==> exp/amber <==
==> flow/design.v (excerpt) <==
module apb_slave (
  input  logic        PCLK,
  input  logic        PRESETn,
  input  logic [31:0] PADDR,
  input  logic        PSEL,
  input  logic        PENABLE,
  input  logic        PWRITE,
  input  logic [31:0] PWDATA,
  output logic [31:0] PRDATA,
  output logic        PREADY,
  output logic        PSLVERR
);
export LEC_CHECK = 0
export CAP_MARGIN = 10
export CELL_PAD_IN_SITES_GLOBAL_PLACEMENT = 0
export CORE_MARGIN = 2
export CORE_UTILIZATION = 68
export GPL_ROUTABILITY_DRIVEN = 0
export GPL_TIMING_DRIVEN = 1
export MAX_ROUTING_LAYER = met5
export MIN_ROUTING_LAYER = met1
export SLEW_MARGIN = 20
export TNS_END_PERCENT = 80
create_clock -name core_clock -period 2.18 [get_ports {PCLK}]
run.sh (not shown) runs the stock make flow with config.mk's settings and CLKGATE_MAP_FILE=.
==> exp/violet: changes against exp/amber <==
--- a/flow/config.mk
+++ b/flow/config.mk
@@ -13,5 +13,6 @@
 export GPL_TIMING_DRIVEN = 1
 export MAX_ROUTING_LAYER = met5
 export MIN_ROUTING_LAYER = met1
+export SETUP_SLACK_MARGIN = 0.66
 export SLEW_MARGIN = 20
 export TNS_END_PERCENT = 80
==> flow/constraint.sdc (replaced) <==
create_clock -name core_clock -period 2.86 [get_ports {PCLK}]
set_input_delay 0.5720 -clock core_clock [delete_from_list [all_inputs] [get_ports {PCLK}]]
set_output_delay 0.5720 -clock core_clock [all_outputs]
set_load 0.01 [all_outputs]
==> exp/quartz: changes against exp/amber <==
==> flow/config.mk (replaced) <==
export PLATFORM = sky130hd
export DESIGN_NAME = apb_slave
export DESIGN_NICKNAME = apb_slave
export VERILOG_FILES = /design/flow/design.v
export SDC_FILE = /design/flow/constraint.sdc
export NUM_CORES = 4
export LEC_CHECK = 0
export ABC_AREA = 0
export CAP_MARGIN = 20
export CELL_PAD_IN_SITES_GLOBAL_PLACEMENT = 2
export CORE_MARGIN = 2
export CORE_UTILIZATION = 15
export CTS_CLUSTER_DIAMETER = 328
export CTS_CLUSTER_SIZE = 10
export GPL_ROUTABILITY_DRIVEN = 0
export GPL_TIMING_DRIVEN = 0
export HOLD_SLACK_MARGIN = 0.02
export MIN_ROUTING_LAYER = met2
export PLACE_DENSITY_LB_ADDON = 0.29
export SLEW_MARGIN = 40
==> flow/constraint.sdc (replaced) <==
create_clock -name core_clock -period 5.0 [get_ports {PCLK}]
set_input_delay 1.0000 -clock core_clock [delete_from_list [all_inputs] [get_ports {PCLK}]]
set_output_delay 1.0000 -clock core_clock [all_outputs]
set_load 0.01 [all_outputs]
==> CHANGELOG.md <==
### Changed

- Grt met1 use: 45.5%
- CP arrival: 2730 ps
- Largest net degree at the start of global routing: 89
- # fillers: around 1800
- Final Hold Slack: ~420 ps
- Status: finished clean
- Slew @ Worst Pin: 1100 ps
- Peak supply drop: 591 uV
- PwrDens: 532 nW/um2
- Die width: between 150 and 200 um
# the run above: exp/violet

==> CHANGELOG.md <==
### Changed

- Status: complete, but fails checks
- Grt met1 use: around 45%
- Failing Checks: setup timing
- Endpoints failing setup: 128
- Setup ws final: -62.0 ps
- CP arrival: 2710 ps
- Final Hold Slack: approximately 260 ps
# the run above: exp/amber

==> CHANGELOG.md <==
### Changed

- Status: finished clean
- Die width: 408 um
- Slew @ Worst Pin: 837 ps
- Largest net degree at the start of global routing: ~78
- Routed vias: 18600
- Register area: 13700 um2
- Peak supply drop: 288 uV
- Logic area: 10100 um2
- # fillers: 17600
- CP arrival: roughly 5000 ps
# the run above: exp/quartz


* * *

==> trial 60: inputs <==
==> flow/design.v <==
module apb_slave (
  input  logic        PCLK,
  input  logic        PRESETn,
  input  logic [31:0] PADDR,
  input  logic        PSEL,
  input  logic        PENABLE,
  input  logic        PWRITE,
  input  logic [31:0] PWDATA,
  output logic [31:0] PRDATA,
  output logic        PREADY,
  output logic        PSLVERR
);
  logic [15:0] [31:0] registers;
  logic [3:0] addr_index;
  logic       addr_valid;
  assign addr_index = PADDR[5:2];
  assign addr_valid = (PADDR[31:6] == 0);
  typedef enum logic [1:0] {
    IDLE,
    SETUP,
    ACCESS
  } apb_state_t;
  apb_state_t current_state, next_state;
  always_ff @(posedge PCLK or negedge PRESETn) begin
    if (!PRESETn) begin
      current_state <= IDLE;
    end else begin
      current_state <= next_state;
    end
  end
  always_comb begin
    case (current_state)
      IDLE: begin
        if (PSEL && !PENABLE)
          next_state = SETUP;
        else
          next_state = IDLE;
      end
      SETUP: begin
        if (PSEL && PENABLE)
          next_state = ACCESS;
        else
          next_state = IDLE;
      end
      ACCESS: begin
        if (PSEL && !PENABLE)
          next_state = SETUP;
        else
          next_state = IDLE;
      end
      default:
        next_state = IDLE;
    endcase
  end
  always_ff @(posedge PCLK or negedge PRESETn) begin
    if (!PRESETn) begin
      for (int i = 0; i < 16; i++)
        registers[i] <= 32'h0;
      PRDATA <= 32'h0;
      PREADY <= 1'b1;   
      PSLVERR <= 1'b0;  
    end
    else begin
      PREADY <= (next_state != SETUP);
      PSLVERR <= 1'b0;
      if (current_state == SETUP && PSEL && PENABLE) begin
        if (!addr_valid) begin
          PSLVERR <= 1'b1;
        end
        else if (!PWRITE) begin
          PRDATA <= registers[addr_index];
        end
      end
      if (current_state == ACCESS && PSEL && PENABLE && addr_valid && PWRITE) begin
        registers[addr_index] <= PWDATA;
      end
    end
  end
endmodule
==> flow/run.sh <==
#!/bin/bash
# the make line also repeats each setting of config.mk as NAME=value (left out here)
make -C /OpenROAD-flow-scripts/flow DESIGN_CONFIG=/design/flow/config.mk WORK_HOME=/design/flow/orfs CLKGATE_MAP_FILE= finish
==> flow/config.mk <==
export PLATFORM = sky130hd
export DESIGN_NAME = apb_slave
export DESIGN_NICKNAME = apb_slave
export VERILOG_FILES = /design/flow/design.v
export SDC_FILE = /design/flow/constraint.sdc
export NUM_CORES = 4
export LEC_CHECK = 0
export ABC_AREA = 1
export CAP_MARGIN = 10
export CELL_PAD_IN_SITES_GLOBAL_PLACEMENT = 0
export CORE_MARGIN = 2
export CORE_UTILIZATION = 72
export CTS_CLUSTER_SIZE = 43
export GPL_ROUTABILITY_DRIVEN = 0
export GPL_TIMING_DRIVEN = 1
export MAX_ROUTING_LAYER = met5
export MIN_ROUTING_LAYER = met1
export PLACE_DENSITY_LB_ADDON = 0.25
export SETUP_SLACK_MARGIN = -0.05
export SLEW_MARGIN = 20
export TNS_END_PERCENT = 80
==> flow/constraint.sdc <==
create_clock -name core_clock -period 2.25 [get_ports {PCLK}]
set_input_delay 0.4500 -clock core_clock [delete_from_list [all_inputs] [get_ports {PCLK}]]
set_output_delay 0.4500 -clock core_clock [all_outputs]
set_load 0.01 [all_outputs]
==> inputs of trial 71, as changes to trial 60 <==
Settings changed: CAP_MARGIN 10 to 20, CELL_PAD_IN_SITES_GLOBAL_PLACEMENT 0 to default, CTS_CLUSTER_SIZE 43 to default, GPL_ROUTABILITY_DRIVEN 0 to default, GPL_TIMING_DRIVEN 1 to default, MAX_ROUTING_LAYER met5 to default, MIN_ROUTING_LAYER met1 to default, PLACE_DENSITY_LB_ADDON 0.25 to default, SETUP_SLACK_MARGIN -0.05 to 0.14, TNS_END_PERCENT 80 to default.
==> flow/constraint.sdc (replaced) <==
create_clock -name core_clock -period 1.5 [get_ports {PCLK}]
set_input_delay 0.3000 -clock core_clock [delete_from_list [all_inputs] [get_ports {PCLK}]]
set_output_delay 0.3000 -clock core_clock [all_outputs]
set_load 0.01 [all_outputs]
==> results <==
Post-DP HPWL: trial 71 67.3 mm; trial 60 62.3 mm
Cell area after placement: trial 71 33500 sq um; trial 60 32700 sq um
Leading cell type by number of instances after synthesis: trial 71 sky130_fd_sc_hd__nand2_1; trial 60 sky130_fd_sc_hd__nand2_1
Placed cell count: trial 71 4886; trial 60 4814
Result of the run: trial 71 aborted with a tool error; trial 60 finished clean
Last stage reached: trial 71 5_1_grt; trial 60 -
Top cell area share: trial 71 0.463; trial 60 0.463
Distinct cell type count after synthesis: trial 71 24; trial 60 24
CTS Hold Bufs: trial 71 1; trial 60 1
Cells after Synth: trial 71 4298; trial 60 4298
Number of rows created at floorplan: trial 71 74; trial 60 74
Primary flip-flop cell chosen by synthesis mapping: trial 71 sky130_fd_sc_hd__dfrtp_1; trial 60 sky130_fd_sc_hd__dfrtp_1
Async set or reset register ratio after synthesis: trial 71 1.00; trial 60 1.00
Mux area share: trial 71 0; trial 60 0
Overall die width: trial 71 207 um; trial 60 207 um
Post-Syn Nets: trial 71 4369; trial 60 4369
Post-CTS Repair Setup Buffers: trial 71 23; trial 60 0
Number of enable flip-flop cells: trial 71 0; trial 60 0
Clk buf depth: trial 71 3; trial 60 3
Resized Gates After CTS: trial 71 190; trial 60 0
Syn Area/Cell: trial 71 6.88 sq um; trial 60 6.88 sq um
Total of buffers placed on input and output ports: trial 71 100; trial 60 100
Floorplan die area: trial 71 42700 sq um; trial 60 42700 sq um
Area share of xor/xnor cells in the synthesized design: trial 71 0.000550; trial 60 0.000550
Yosys Warn Count: trial 71 1; trial 60 1
Worst Setup Slack post-DPL: trial 71 -1000 ps; trial 60 -365 ps
Yosys Instances: trial 71 4298; trial 60 4298
Post-synthesis simple-gate area fraction: trial 71 0.454; trial 60 0.454
Power is estimated from default activity; no workload was simulated.
